==> inputs of raven <==
==> flow/design.v <==
`timescale 1ns/1ps
module ddr2_test
	(
	input  wire          clk,
	input  wire          reset,
	input  wire          writes_en,
	input  wire          reads_en,
	input  wire          calib_done, 
	output reg           ib_re,
	input  wire [31:0]   ib_data,
	input  wire [7:0]    ib_count,  
	input  wire          ib_valid,
	input  wire          ib_empty,
	output reg           ob_we,
	output reg  [31:0]   ob_data,
	input  wire [9:0]    ob_count,
	output reg           p0_rd_en_o, 
	input  wire          p0_rd_empty,
	input  wire [31:0]   p0_rd_data,
	input  wire          p0_cmd_full,
	output reg           p0_cmd_en,
	output reg  [2:0]    p0_cmd_instr,
	output reg  [29:0]   p0_cmd_byte_addr,
	output wire [5:0]    p0_cmd_bl_o, 
	input  wire          p0_wr_full,
	output reg           p0_wr_en,
	output reg  [31:0]   p0_wr_data,
	output wire [3:0]    p0_wr_mask,
	output reg [26:0]		MEMORY_COUNT  
	);
localparam FIFO_SIZE      = 1024;
localparam BURST_LEN      = 10;   
wire        rd_fifo_afull;
reg  [29:0] cmd_byte_addr_wr, cmd_byte_addr_rd;
reg  [5:0]  burst_cnt;
reg         write_mode;
reg         read_mode;
reg         reset_d;
assign p0_cmd_bl_o = BURST_LEN - 1;
assign p0_wr_mask = 4'b0000;
always @(posedge clk) write_mode <= writes_en;
always @(posedge clk) read_mode <= reads_en;
always @(posedge clk) reset_d <= reset;
integer state;
localparam s_idle  = 0,
           s_write1 = 10,
           s_write2 = 11,
           s_write3 = 12,
           s_read1 = 20,
           s_read2 = 21,
           s_read3 = 22,
           s_read4 = 23,
			  s_writecmd0 = 30,
			  s_writecmd1 = 31,
			  s_readcmd0 = 40,
			  s_readcmd1 = 41;
always @(posedge clk) begin
	if (reset_d) begin
		state           	<= s_idle;
		burst_cnt       	<= BURST_LEN;
		cmd_byte_addr_wr  <= 0;
		cmd_byte_addr_rd  <= 0;
		p0_cmd_instr 		<= 3'b0;
		p0_cmd_byte_addr 	<= 30'b0;
		MEMORY_COUNT		<= 0;
		p0_cmd_instr 	<= 3'd0;
		p0_cmd_en 		<= 1'b0;
		p0_wr_en 		<= 1'b0;
		p0_rd_en_o 		<= 1'b0;
		ib_re 			<= 1'b0;
		ob_we 			<= 1'b0;
	end else begin
		case (state)
			s_idle: begin
				p0_cmd_en 	<= 1'b0;  
				p0_wr_en 	<= 1'b0;	
				p0_rd_en_o 	<= 1'b0;
				ib_re 		<= 1'b0;
				ob_we 		<= 1'b0;
				burst_cnt <= BURST_LEN;
				if ((p0_cmd_full == 1'b0) && (p0_cmd_en == 1'b0) && calib_done==1 && write_mode==1 && (ib_count >= BURST_LEN) && (MEMORY_COUNT<(27'd0-4*BURST_LEN))) begin
					state <= s_write1;
				end else if ((p0_cmd_full == 1'b0) && (p0_cmd_en == 1'b0) && calib_done==1 && read_mode==1 && (ob_count<(FIFO_SIZE-1-4*BURST_LEN) ) && (MEMORY_COUNT>4*BURST_LEN)) begin
					state <= s_readcmd0;
				end
			end
			s_write1: begin
				p0_wr_en <= 1'b0;					  
				ib_re <= 1'b1;
				state <= s_write2;
			end
			s_write2: begin
				ib_re <= 1'b0;
				if(ib_valid==1) begin
					p0_wr_data <= ib_data;
					burst_cnt <= burst_cnt - 1;
					state <= s_write3;
				end
			end
			s_write3: begin
				if (p0_wr_full == 1'b0) begin
					p0_wr_en   <= 1'b1;
					if (burst_cnt == 6'd0) begin
						state <= s_writecmd0;
						MEMORY_COUNT	  <= MEMORY_COUNT+4*BURST_LEN;
					end else begin
						state 			  <= s_write1;
					end
				end
			end
			s_writecmd0: begin
				p0_wr_en    	  <= 1'b0;
				p0_cmd_byte_addr <= cmd_byte_addr_wr;
				cmd_byte_addr_wr <= cmd_byte_addr_wr + 4*BURST_LEN;  
				p0_cmd_instr     <= 3'b000;
				state 			  <= s_writecmd1;
			end
			s_writecmd1: begin
				p0_cmd_en <= 1'b1;				 
				state <= s_idle;					 
			end
			s_readcmd0: begin
				p0_cmd_instr <= 3'b001;						 	 
				p0_cmd_byte_addr <= cmd_byte_addr_rd; 	 
				state <= s_readcmd1;	
			end
			s_readcmd1: begin
				p0_cmd_en <= 1'b1;					 
				state <= s_read1;	
			end
			s_read1: begin
				p0_cmd_en <= 1'b0;				  
				if (p0_rd_empty==0) begin 		  
					p0_rd_en_o  <= 1'b1;			  
					state <= s_read2;
				end
			end
			s_read2: begin
				ob_data <= p0_rd_data;		 
				p0_rd_en_o  <= 1'b0;					 	 
				state <= s_read3;
			end
			s_read3: begin
				ob_we 		  <= 1'b1;		 
				burst_cnt <= burst_cnt - 1;		 
				state <= s_read4;
			end
			s_read4: begin
				ob_we <= 1'b0;								 
				if ((burst_cnt == 6'd0)) begin 	 
					MEMORY_COUNT <= MEMORY_COUNT - 4*BURST_LEN; 			 
					cmd_byte_addr_rd	<= cmd_byte_addr_rd + 4*BURST_LEN;  
					state <= s_idle;
				end else begin
					state <= s_read1;
				end
			end
		endcase
	end
end
endmodule
==> flow/run.sh <==
#!/bin/bash
# the make line also repeats each setting of config.mk as NAME=value (left out here)
make -C /OpenROAD-flow-scripts/flow DESIGN_CONFIG=/design/flow/config.mk WORK_HOME=/design/flow/orfs CLKGATE_MAP_FILE= finish
==> flow/config.mk <==
export PLATFORM = sky130hd
export DESIGN_NAME = ddr2_test
export DESIGN_NICKNAME = ddr2_test
export VERILOG_FILES = /design/flow/design.v
export SDC_FILE = /design/flow/constraint.sdc
export NUM_CORES = 4
export LEC_CHECK = 0
export CAP_MARGIN = 20
export CORE_ASPECT_RATIO = 0.5
export CORE_MARGIN = 2
export CORE_UTILIZATION = 40
export CTS_CLUSTER_DIAMETER = 342
export CTS_CLUSTER_SIZE = 94
export PLACE_DENSITY = 0.6
export SLEW_MARGIN = 20
export TNS_END_PERCENT = 15
==> flow/constraint.sdc <==
create_clock -name core_clock -period 3.0 [get_ports {clk}]
set_input_delay 0.6000 -clock core_clock [delete_from_list [all_inputs] [get_ports {clk}]]
set_output_delay 0.6000 -clock core_clock [all_outputs]
set_load 0.01 [all_outputs]
==> onyx (differences from raven) <==
- ABC_AREA: unset -> 1
- CORE_ASPECT_RATIO: 0.5 -> unset
- CORE_UTILIZATION: 40 -> 51
- CTS_CLUSTER_DIAMETER: 342 -> unset
- CTS_CLUSTER_SIZE: 94 -> 99
- TNS_END_PERCENT: 15 -> 10
==> flow/constraint.sdc (replaced) <==
create_clock -name core_clock -period 1.07 [get_ports {clk}]
set_input_delay 0.2140 -clock core_clock [delete_from_list [all_inputs] [get_ports {clk}]]
set_output_delay 0.2140 -clock core_clock [all_outputs]
set_load 0.01 [all_outputs]
==> comparison <==
- raven produced a clean layout. onyx reached the layout checks and failed them: setup timing.
- In onyx the final cell count is larger than in raven, by 34%.
- Between raven and onyx, the lower sequential share of layout area is in onyx (gap 8.0 points).
- Sequential cell count is the same in onyx and raven.
- Utilization: onyx is higher than raven (31 points).
- Against onyx, the worst hold slack of raven is better by 260 ps.
- Of onyx and raven, raven has the higher count of clock-buffer cells in the layout (gap 2).
- In raven the register-to-register slack is higher than in onyx, by 1300 ps.
- Between onyx and raven, the lower die size is in onyx (gap about 17%, measured against raven).
==> figures <==
quantity                                                               raven             onyx
Result of the run                                             finished clean  failed layout checks
Violated checks                                                            -     setup timing
Comb area share                                                       30.63%           29.57%
Power in combinational cells                                          178 uW           697 uW
Worst hold stages                                                          2                1
Final-layout clock-cell area share                                    5.220%           4.000%
Data required time of the critical path                              3320 ps          1430 ps
Library cell with the highest instance count after synthesis          nor2_1          nand2_1
Synthesized chip area reported by yosys                             8299 um2         8730 um2
Share of Yosys cell area claimed by the top area cell type            31.84%           30.27%
Largest net degree at the start of global routing                         91               33
Logic cell area                                                     3421 um2         4237 um2
Die width                                                           207.7 um         134.8 um
Reg2Reg Setup Slack                                                   680 ps          -590 ps
Data-path buffer share of cell area in the final layout               19.54%           28.63%
Global Route Usage Sum                                                19.36%           29.38%
Wire length of the first global-routing pass                       33,510 um        42,540 um
Pre-CTS setup slack                                                 523.9 ps        -821.0 ps
DR WL met3                                                           1022 um          1535 um

==> zinc: inputs <==
Starts from the design.v that is shown in full above.
Settings: LEC_CHECK=0, CAP_MARGIN=30, CELL_PAD_IN_SITES_DETAIL_PLACEMENT=2, CORE_MARGIN=2, CORE_UTILIZATION=44, CTS_CLUSTER_SIZE=70, SLEW_MARGIN=20; clock period 3.4 ns.
run.sh (not shown) runs the stock make flow with config.mk's settings and CLKGATE_MAP_FILE=.
==> inputs of indigo, as changes to zinc <==
CAP_MARGIN = 20   (was 30)
CELL_PAD_IN_SITES_DETAIL_PLACEMENT = unset   (was 2)
CORE_UTILIZATION = 58   (was 44)
CTS_CLUSTER_SIZE = unset   (was 70)
PLACE_DENSITY = 0.6   (was unset)
==> flow/constraint.sdc (replaced) <==
create_clock -name core_clock -period 2.05 [get_ports {clk}]
set_input_delay 0.4100 -clock core_clock [delete_from_list [all_inputs] [get_ports {clk}]]
set_output_delay 0.4100 -clock core_clock [all_outputs]
set_load 0.01 [all_outputs]
==> inputs of nickel, as changes to zinc <==
CELL_PAD_IN_SITES_DETAIL_PLACEMENT = unset   (was 2)
CORE_UTILIZATION = 40   (was 44)
CTS_CLUSTER_SIZE = unset   (was 70)
==> inputs of xenon, as changes to zinc <==
CAP_MARGIN = 20   (was 30)
CELL_PAD_IN_SITES_DETAIL_PLACEMENT = unset   (was 2)
CORE_UTILIZATION = 64   (was 44)
CTS_CLUSTER_SIZE = unset   (was 70)
==> flow/constraint.sdc (replaced) <==
create_clock -name core_clock -period 1.69 [get_ports {clk}]
set_input_delay 0.3380 -clock core_clock [delete_from_list [all_inputs] [get_ports {clk}]]
set_output_delay 0.3380 -clock core_clock [all_outputs]
set_load 0.01 [all_outputs]
==> flow_summary.yaml <==
# generated from flow reports
finish:
  comb_area_sq_um: 3530
  instances_no_fill: 1253
critical_path:
  arrival_ps: 2350
  criticalPathCategory: "reg -> reg"
  crit_path_top_delay_cell: "a2111o_1"
die:
  die_y_um: 124
  core_area_sq_um: 13900
  num_tap_cells: 180
  rows: 43
  fp_util: 0.596
  die_w_um: 124
power:
  leakage_nw: 3.96
global_routing:
  antenna_found_initial: 0
place:
  placed_area_sq_um: 10800
  pre_cts_slack_ps: -215
  dp_hpwl_um: 15200
  placed_cells: 1220
status:
  outcome: "timing/DRC/antenna clean"
min_path:
  holdPathStages: 1
[end of results for indigo]
==> flow_summary.yaml <==
# generated from flow reports
finish:
  instances_no_fill: 1303
  buf_share: 0.195
  comb_area_sq_um: 3420
die:
  fp_util: 0.409
  rows: 52
  num_tap_cells: 270
  die_y_um: 148
  die_w_um: 148
power:
  leakage_nw: 3.76
  p_clk_mw: 2.08
critical_path:
  arrival_ps: 1600
  criticalPathCategory: "reg -> out"
  critPathLaunch: "MEMORY_COUNT[6]"
  crit_path_top_delay_cell: "clkdlybuf4s50_1"
global_routing:
  antenna_found_initial: 1
place:
  dp_hpwl_um: 14500
  placed_area_sq_um: 10600
  pre_cts_slack_ps: 753
  placed_cells: 1269
synthesis:
  synth_top_cell_by_count: "nor2_1"
min_path:
  holdPathStages: 2
status:
  outcome: "timing/DRC/antenna clean"
[end of results for nickel]
==> flow_summary.yaml <==
# generated from flow reports
die:
  core_area_sq_um: 12600
  fp_util: 0.658
  rows: 41
  die_y_um: 118
  die_w_um: 118
synthesis:
  ys_sh_adder: 0.0106
  ff_type: "dfxtp_1"
  topCellsByArea: "dfxtp_1 32%, edfxtp_1 23%, nor2_1 6.2%"
  synth.top_cell.area_share: 0.318
  syn-cell-area_sq_um: 8300
  ys_async_sr_fraction: 0
  synth_flops: 196
  ys_seq_share: 0.550
  common_cells: "138 x nor2_1, 132 x dfxtp_1, 64 x edfxtp_1"
status:
  tool.error: "[ERROR DPL-0038] Utilization greater than 100%, impossible to legalize"
  flow.stopped_at: "clock tree synthesis (4_1_cts)"
  outcome: "stopped before the end"
place:
  dp_hpwl_um: 19900
  placed_cells: 1282
  pre_cts_slack_ps: -355
  gp_congestion: 0.918
  placed_area_sq_um: 11500
[end of results for xenon]
==> flow_summary.yaml <==
# generated from flow reports
status:
  outcome: "stopped before the end"
  flow.stopped_at: "clock tree synthesis (4_1_cts)"
  tool.error: "[ERROR DPL-0033] detailed placement checks failed during check placement."
die:
  die_w_um: 141
  core_area_sq_um: 18600
  fp_util: 0.447
synthesis:
  avgSynthCellArea_sq_um: 10.0
  synth_flops: 196
  topCombFamilyByArea: "simple AND/OR/NAND/NOR gates"
place:
  placed_area_sq_um: 10500
  pre_cts_slack_ps: 637
[end of results for zinc]

==> run K: inputs <==
// ddr2_test: RTL as listed in full above, without the edits since
Settings: LEC_CHECK=0, CAP_MARGIN=20, CORE_MARGIN=2, CORE_UTILIZATION=51, PLACE_DENSITY=0.6, SLEW_MARGIN=20; clock period 2.43 ns.
==> inputs of run B, as changes to run K <==
--- a/flow/config.mk
+++ b/flow/config.mk
@@ -9,4 +9,5 @@
 export CORE_MARGIN = 2
-export CORE_UTILIZATION = 51
-export PLACE_DENSITY = 0.6
+export CORE_UTILIZATION = 72
+export CTS_CLUSTER_SIZE = 37
+export PLACE_DENSITY_LB_ADDON = 0.01
 export SLEW_MARGIN = 20
==> flow/constraint.sdc (replaced) <==
create_clock -name core_clock -period 2.47 [get_ports {clk}]
set_input_delay 0.4940 -clock core_clock [delete_from_list [all_inputs] [get_ports {clk}]]
set_output_delay 0.4940 -clock core_clock [all_outputs]
set_load 0.01 [all_outputs]
==> inputs of run Z, as changes to run K <==
--- a/flow/config.mk
+++ b/flow/config.mk
@@ -9,4 +9,4 @@
 export CORE_MARGIN = 2
-export CORE_UTILIZATION = 51
-export PLACE_DENSITY = 0.6
+export CORE_UTILIZATION = 58
+export SETUP_SLACK_MARGIN = -0.05
 export SLEW_MARGIN = 20
==> flow/constraint.sdc (replaced) <==
create_clock -name core_clock -period 1.99 [get_ports {clk}]
set_input_delay 0.3980 -clock core_clock [delete_from_list [all_inputs] [get_ports {clk}]]
set_output_delay 0.3980 -clock core_clock [all_outputs]
set_load 0.01 [all_outputs]
==> metrics.cfg <==
[final_layout]
seq_share = 0.394
buf_share = 0.222

[setup_path]
reg2reg_depth = 5
critical_path.endpoint = MEMORY_COUNT[12]
arrival_ns = 1.59

[min_path]
hold_depth = 1

[placed_design]
dp.cells = 1231

[power_and_ir_drop]
clkPwrFrac = 0.442
pwr-share-seq = 0.524

[run_status]
failed_checks = negative setup slack
status = failed layout checks

[detailed_routing]
drtIter0Drc = 434

[global_routing]
grt_util_all_layers = 0.284

[clock_network]
post_cts_buffers = 0

[die]
taps = 180

[final_timing]
setup_violations = 1
setup_ws_ns = -0.000645

(the above is from run Z)
==> metrics.cfg <==
[power_and_ir_drop]
pwr-share-seq = 0.525
maxPowerGroup = registers

[global_routing]
grt_util_all_layers = 0.241

[clock_network]
post_cts_buffers = 0
cts_root_buf = clkbuf_16

[final_timing]
hold_viol_final = 0
setup_violations = 0
setup_ws_ns = 0.248

[final_layout]
seq_share = 0.409
buf_share = 0.201
n_all_buffers = 224

[die]
taps = 216
die_y_um = 132

[synth]
synthTopLogicFamily = simple AND/OR/NAND/NOR gates

[run_status]
status = finished clean

[detailed_routing]
diodes = 0
drtIter0Drc = 354

[setup_path]
path_depth = 5
reg2reg_depth = 5

[min_path]
hold_depth = 2

[placed_design]
dp.cells = 1221

(the above is from run K)
==> metrics.cfg <==
[synth]
synthTopCellsByArea = dfxtp_1 (32%), edfxtp_1 (23%), nor2_1 (6.2%)
ys_sh_aoi = 0.0917
most_common_cell = nor2_1
ys_top_cells_by_count = nor2_1 (138), dfxtp_1 (132), edfxtp_1 (64)
syn_area_um2 = 8300
syn_inst = 827
ff_type = dfxtp_1

[clock_network]
post_cts_buffers = 2
cts_num_sinks = 196
clock_tree.buffer_depth = 2
cts_root_buf = clkbuf_16

[die]
core-area_um2 = 11300
die_w_um = 111

[global_routing]
grt_util_all_layers = 0.883
grt.busiest_layer = met2

[run_status]
status = stopped before the end
stop_stage = global routing
error = [ERROR GRT-0232] Routing congestion too high. Check the congestion heatmap in the GUI.

[placed_design]
gp_congestion = 0.867
dp.cells = 1143

(the above is from run B)
No activity file was given, so power comes from the tool's default toggle rates.
